==> inputs of delta <==
==> flow/design.v <==
module MUX2x1(input Sel, input [31:0] A, B, output [31:0] O);
    assign O = (Sel)? B:A;
endmodule
module MUX3x1(input [1:0] Sel, input [31:0] A, B, C, output [31:0] O);
    assign O = (Sel[1])? C:(Sel[0]? B:A);
endmodule
module ALU(out_sig, zero, a, b, alu_ct);
  output reg [31:0]out_sig;
  output zero;
  input [31:0]a;
  input [31:0]b;
  input [3:0]alu_ct;
  assign zero = (out_sig==0);
  always @ ( alu_ct, a, b) begin
	case ( alu_ct)
	0: out_sig <= a & b;  
	1: out_sig <= a | b;   
	2: out_sig <= a + b;  
	6: out_sig <= a - b;  
	default: out_sig <= 0;  
	endcase
   end
endmodule
module alu_control( ALUCtl, ALUOp, FuncCode);
   input [1:0] ALUOp;
   input [3:0] FuncCode;
   output reg [3:0]ALUCtl;
   always @ (ALUOp, FuncCode) begin
   if (ALUOp==2'b00)  
     ALUCtl <= 2;  
   else if(ALUOp==2'b01) 
       ALUCtl <= 6;  
   else if (ALUOp==2'b10)
      begin
      case(FuncCode)              
	   0: ALUCtl <= 2;  
	   8: ALUCtl <= 6;  
	   7: ALUCtl <= 0;  
	   6: ALUCtl <= 1;  
	   default: ALUCtl <=15;  
       endcase
      end
   else ALUCtl <=15;
   end
endmodule
module IMM_GEN(sign_ex_imm, inst);
   input [31:0]inst;
   output reg [31:0]sign_ex_imm;
   wire [6:0]opcode;
   assign opcode = inst[6:0]; 
   always @ (inst)
   begin
   case (opcode)
	7'd03: sign_ex_imm <= { {20{inst[31]}}, inst[31:20]}; 
	7'd35: sign_ex_imm  <= { {20{inst[31]}}, inst[31:25], inst[11:7]};  
	7'd99: sign_ex_imm  <= { {19{inst[31]}}, inst[31], inst[7],
                                    inst[30:25], inst[11:8], 1'b0}; 
	default: sign_ex_imm <= 32'b0;
   endcase
   end
endmodule
module REGISTER_FILE( input [4:0] Read_Reg1,
                      input [4:0] Read_Reg2,
                      input [4:0] Write_Reg,
                      input [31:0] Write_Data,
                      input Reset,
                      input Clk,
                      input RegWrite,
                      output [31:0] Read_Data1,
                      output [31:0] Read_Data2
                     );
reg [31:0] R [15:0];
integer ind;
assign Read_Data1 = (Read_Reg1[3:0] == 4'd0) ? 32'b0 : R[Read_Reg1[3:0]];
assign Read_Data2 = (Read_Reg2[3:0] == 4'd0) ? 32'b0 : R[Read_Reg2[3:0]];
always @(posedge Clk)
begin
    if (Reset == 1)
    begin
        for (ind = 0; ind < 16; ind = ind + 1)
            if (ind != 14)
                R[ind] <= 32'b0;
            else
                R[ind] <= 32'h1000;
    end
    else if (RegWrite == 1 && Write_Reg[3:0] != 4'd0)       
        R[Write_Reg[3:0]] <= Write_Data;
end
endmodule
module CONTROL(input [6:0] Opcode, input clk, rst, 
    output reg [1:0] PCSource, ALUOp, ALUSrcB, ALUSrcA,
    output reg PCWriteCond, PCWrite, IorD, MemRead, MemWrite,
        Mem2Reg, IRWrite, RegWrite);
    integer Step;
    always@(posedge clk)
    if(rst) begin 
        {PCSource, ALUOp, ALUSrcB,PCWriteCond, PCWrite, IorD, 
            MemRead, MemWrite, Mem2Reg, IRWrite, ALUSrcA, RegWrite} <= 0;
        Step <= 1;
    end
    else begin
        if (Step == 1)
	    begin
                PCSource <= 0;
                ALUOp <= 0;
                ALUSrcA <= 0;
                ALUSrcB <= 1;
                PCWriteCond <= 0;
                PCWrite <= 1;
                IorD <= 0;
                MemRead <= 1;
                MemWrite <= 0;
                Mem2Reg <= 0;
                IRWrite <= 1;
                RegWrite <= 0;
            end
        else if (Step == 2)
	    begin
                ALUSrcA <= 2;
                ALUSrcB <= 2;
                PCWrite <= 0;
                MemRead <= 0;
                IRWrite <= 0;
            end
        else if (Step == 3)
	    casex(Opcode[6:4])
                3'b0?0: begin
                    ALUSrcA <= 1;
                    ALUSrcB <= 2;
                    ALUOp <= 0;
                end
                3'b011: begin
                    ALUSrcA <= 1;
                    ALUSrcB <= 0;
                    ALUOp <= 2;
                end
                3'b110: begin
                    PCSource <= 1;
                    PCWriteCond <= 1;
                    ALUSrcA <= 1;
                    ALUSrcB <= 0;
                    ALUOp <= 1;
                end
            endcase
        else if (Step == 4)
	    begin
            PCWriteCond <= 0;
	    casex(Opcode[6:4])
                3'b000: begin
                    MemRead <= 1;
                    IorD <= 1;
                end
                3'b010: begin
                    MemWrite <= 1;
                    IorD <= 1;
                end
                3'b011: begin
                    RegWrite <= 1;
                    Mem2Reg <= 0;
                end
            endcase
            end
        else if (Step == 5)
	    begin
            MemWrite <= 0;
            RegWrite <= 0;
	    if(Opcode[6:4] == 3'b000) begin
                RegWrite <= 1;
                Mem2Reg <= 1;
            end
            end
        if (Step == 5) Step <= 1;
        else Step <= Step + 1;
    end
endmodule
module CONNECTED
    (
    input clk, rst,
    input [31:0] mem_rdata,
    output [31:0] mem_addr, mem_wdata,
    output mem_we, mem_re
    );
    wire pc_sel, pc_write_cond, pc_write, I_or_D, mem_read, mem_write,
        mem_to_reg, IR_write, reg_write, alu_zero_out, and_or;
    wire [3:0] alu_ctl;
    wire [31:0] read_data1, read_data2, write_data, imm_out_val, alu_input_A,
        alu_input_B, alu_out_signal, read_mem_data, pc_in, mem_address;
    wire [1:0] pc_src, alu_op, alu_src_B, alu_src_A;
    reg [31:0] pc_out, pc_old, instruction, mem_data_reg, A, B, ALUOut;
    MUX2x1 mux_I_or_D(I_or_D, pc_out, ALUOut, mem_address);
    assign mem_addr = mem_address;
    assign mem_wdata = B;
    assign mem_we = mem_write;
    assign mem_re = mem_read;
    assign read_mem_data = mem_rdata;
    MUX2x1 mux_mem_to_reg(mem_to_reg, ALUOut, mem_data_reg, write_data);
    REGISTER_FILE register_file(instruction[19:15], instruction[24:20], instruction[11:7], write_data, 
        rst, clk , reg_write, read_data1, read_data2);
    IMM_GEN imm_gen(imm_out_val, instruction);
    MUX3x1 mux_alu_input_A(alu_src_A, pc_out, A, pc_old, alu_input_A);
    MUX3x1 mux_alu_input_B(alu_src_B, B, 32'h4, imm_out_val, alu_input_B);
    ALU alu(alu_out_signal, alu_zero_out,alu_input_A, alu_input_B, alu_ctl);
    MUX2x1 muxPCSource(pc_src[0], alu_out_signal, ALUOut, pc_in);
    and(and_or, alu_zero_out, pc_write_cond);
    or(pc_sel, and_or, pc_write);
    CONTROL control(instruction[6:0], clk, rst, pc_src, alu_op, alu_src_B, alu_src_A,
        pc_write_cond, pc_write, I_or_D, mem_read, mem_write,
        mem_to_reg, IR_write, reg_write);
    alu_control aluControl(alu_ctl, alu_op, {instruction[30], instruction[14:12]});
    always@(posedge clk)
    if (rst) begin
        pc_out <= 0;
        pc_old <= 0;
        instruction <= 0;
        mem_data_reg <= 0;
        A <= 0;
        B <= 0;
        ALUOut <= 0;
    end
    else begin
        if(pc_sel) pc_out <= pc_in;
        if(IR_write) begin
            instruction <= read_mem_data;
            pc_old <= pc_out;
        end
        mem_data_reg <= read_mem_data;
        A <= read_data1;
        B <= read_data2;
        ALUOut <= alu_out_signal;
    end
endmodule
==> flow/run.sh <==
#!/bin/bash
# the make line also repeats each setting of config.mk as NAME=value (left out here)
make -C /OpenROAD-flow-scripts/flow DESIGN_CONFIG=/design/flow/config.mk WORK_HOME=/design/flow/orfs CLKGATE_MAP_FILE= finish
==> flow/config.mk <==
export PLATFORM = sky130hd
export DESIGN_NAME = CONNECTED
export DESIGN_NICKNAME = CONNECTED
export VERILOG_FILES = /design/flow/design.v
export SDC_FILE = /design/flow/constraint.sdc
export NUM_CORES = 4
export LEC_CHECK = 0
export CAP_MARGIN = 20
export CORE_MARGIN = 2
export CORE_UTILIZATION = 40
export PLACE_DENSITY = 0.6
export SLEW_MARGIN = 20
==> flow/constraint.sdc <==
create_clock -name core_clock -period 7.18 [get_ports {clk}]
set_input_delay 1.4360 -clock core_clock [delete_from_list [all_inputs] [get_ports {clk}]]
set_output_delay 1.4360 -clock core_clock [all_outputs]
set_load 0.01 [all_outputs]
==> quartz: changes against delta <==
- ABC_AREA: default -> 1
- CORE_ASPECT_RATIO: default -> 0.51
- CORE_MARGIN: 2 -> 4
- CORE_UTILIZATION: 40 -> 25
- GPL_ROUTABILITY_DRIVEN: default -> 0
- GPL_TIMING_DRIVEN: default -> 0
- MAX_ROUTING_LAYER: default -> met4
- PLACE_DENSITY: 0.6 -> default
- PLACE_DENSITY_LB_ADDON: default -> 0.18
- SETUP_SLACK_MARGIN: default -> -0.23
==> flow/constraint.sdc (replaced) <==
create_clock -name core_clock -period 4.03 [get_ports {clk}]
set_input_delay 0.8060 -clock core_clock [delete_from_list [all_inputs] [get_ports {clk}]]
set_output_delay 0.8060 -clock core_clock [all_outputs]
set_load 0.01 [all_outputs]
==> garnet: changes against delta <==
- CORE_UTILIZATION: 40 -> 57
==> flow/constraint.sdc (replaced) <==
create_clock -name core_clock -period 4.15 [get_ports {clk}]
set_input_delay 0.8300 -clock core_clock [delete_from_list [all_inputs] [get_ports {clk}]]
set_output_delay 0.8300 -clock core_clock [all_outputs]
set_load 0.01 [all_outputs]
==> zinc: changes against delta <==
- CORE_UTILIZATION: 40 -> 66
- PLACE_DENSITY: 0.6 -> default
- SETUP_SLACK_MARGIN: default -> 1.42
==> flow/constraint.sdc (replaced) <==
create_clock -name core_clock -period 5.55 [get_ports {clk}]
set_input_delay 1.1100 -clock core_clock [delete_from_list [all_inputs] [get_ports {clk}]]
set_output_delay 1.1100 -clock core_clock [all_outputs]
set_load 0.01 [all_outputs]
==> results <==
	quartz	zinc	garnet	delta
Clock tree buffer count of the final layout	102	101	104	115
Switching pwr	17400 uW	9400 uW	13300 uW	6300 uW
Hold path startpoint	control.Step[0]$_SDFF_PP1_	control.MemWrite$_SDFFE_PP0P_	control.MemWrite$_SDFFE_PP0P_	control.PCWriteCond$_SDFFE_PP0P_
Number of distinct library cells after synthesis	52	88	88	88
Wl on met1	113000 um	47300 um	51700 um	53900 um
Average wire per standard cell	30.2 um	34.5 um	30.3 um	28.0 um
Via-to-Cell Ratio	5.61	7.63	6.74	6.05
Post-synthesis sequential area ratio	0.501	0.511	0.511	0.511
Largest vdd supply drop	0.000369 V	0.000575 V	0.000743 V	0.000253 V
Status	finished with violations	finished clean	finished with violations	finished clean
Layout check failures	setup timing	-	setup timing	-
Max stage delay cell, worst path	sky130_fd_sc_hd__a21oi_1	sky130_fd_sc_hd__or3b_1	sky130_fd_sc_hd__dfxtp_4	sky130_fd_sc_hd__dfxtp_1
Most frequent cell on the critical path	sky130_fd_sc_hd__nand2_1	sky130_fd_sc_hd__buf_4	sky130_fd_sc_hd__buf_4	-
Gate Count Post-Synth	5268	3413	3413	3413
Number of buffers created by CTS	74	79	80	83
Last weighted congestion value of the routability-driven placer	-	1.03	0.960	0.974
Mapped Area	41500 um^2	40600 um^2	40600 um^2	40600 um^2
Proportion of power drawn by flip-flops and latches	0.282	0.301	0.277	0.340
Count of non-CTS buffers in the layout	557	407	610	199
Unrepaired setup endpoints after global routing	yes	yes	yes	no
Final number of setup-violating endpoints	190	0	47	0
Crit Reg-Reg Endpoint	pc_out[31]$_SDFFE_PP0P_	pc_out[28]$_SDFFE_PP0P_	pc_out[19]$_SDFFE_PP0P_	pc_out[8]$_SDFFE_PP0P_
Largest net degree at the start of global routing	24	131	131	131
Met1 demand-to-capacity share in global routing	0.427	0.596	0.517	0.352
Worst endpoint required time	4600 ps	6020 ps	4670 ps	7730 ps
Final-stage net count	5621	3727	3931	3523
Power and IR drop assume default switching activity.
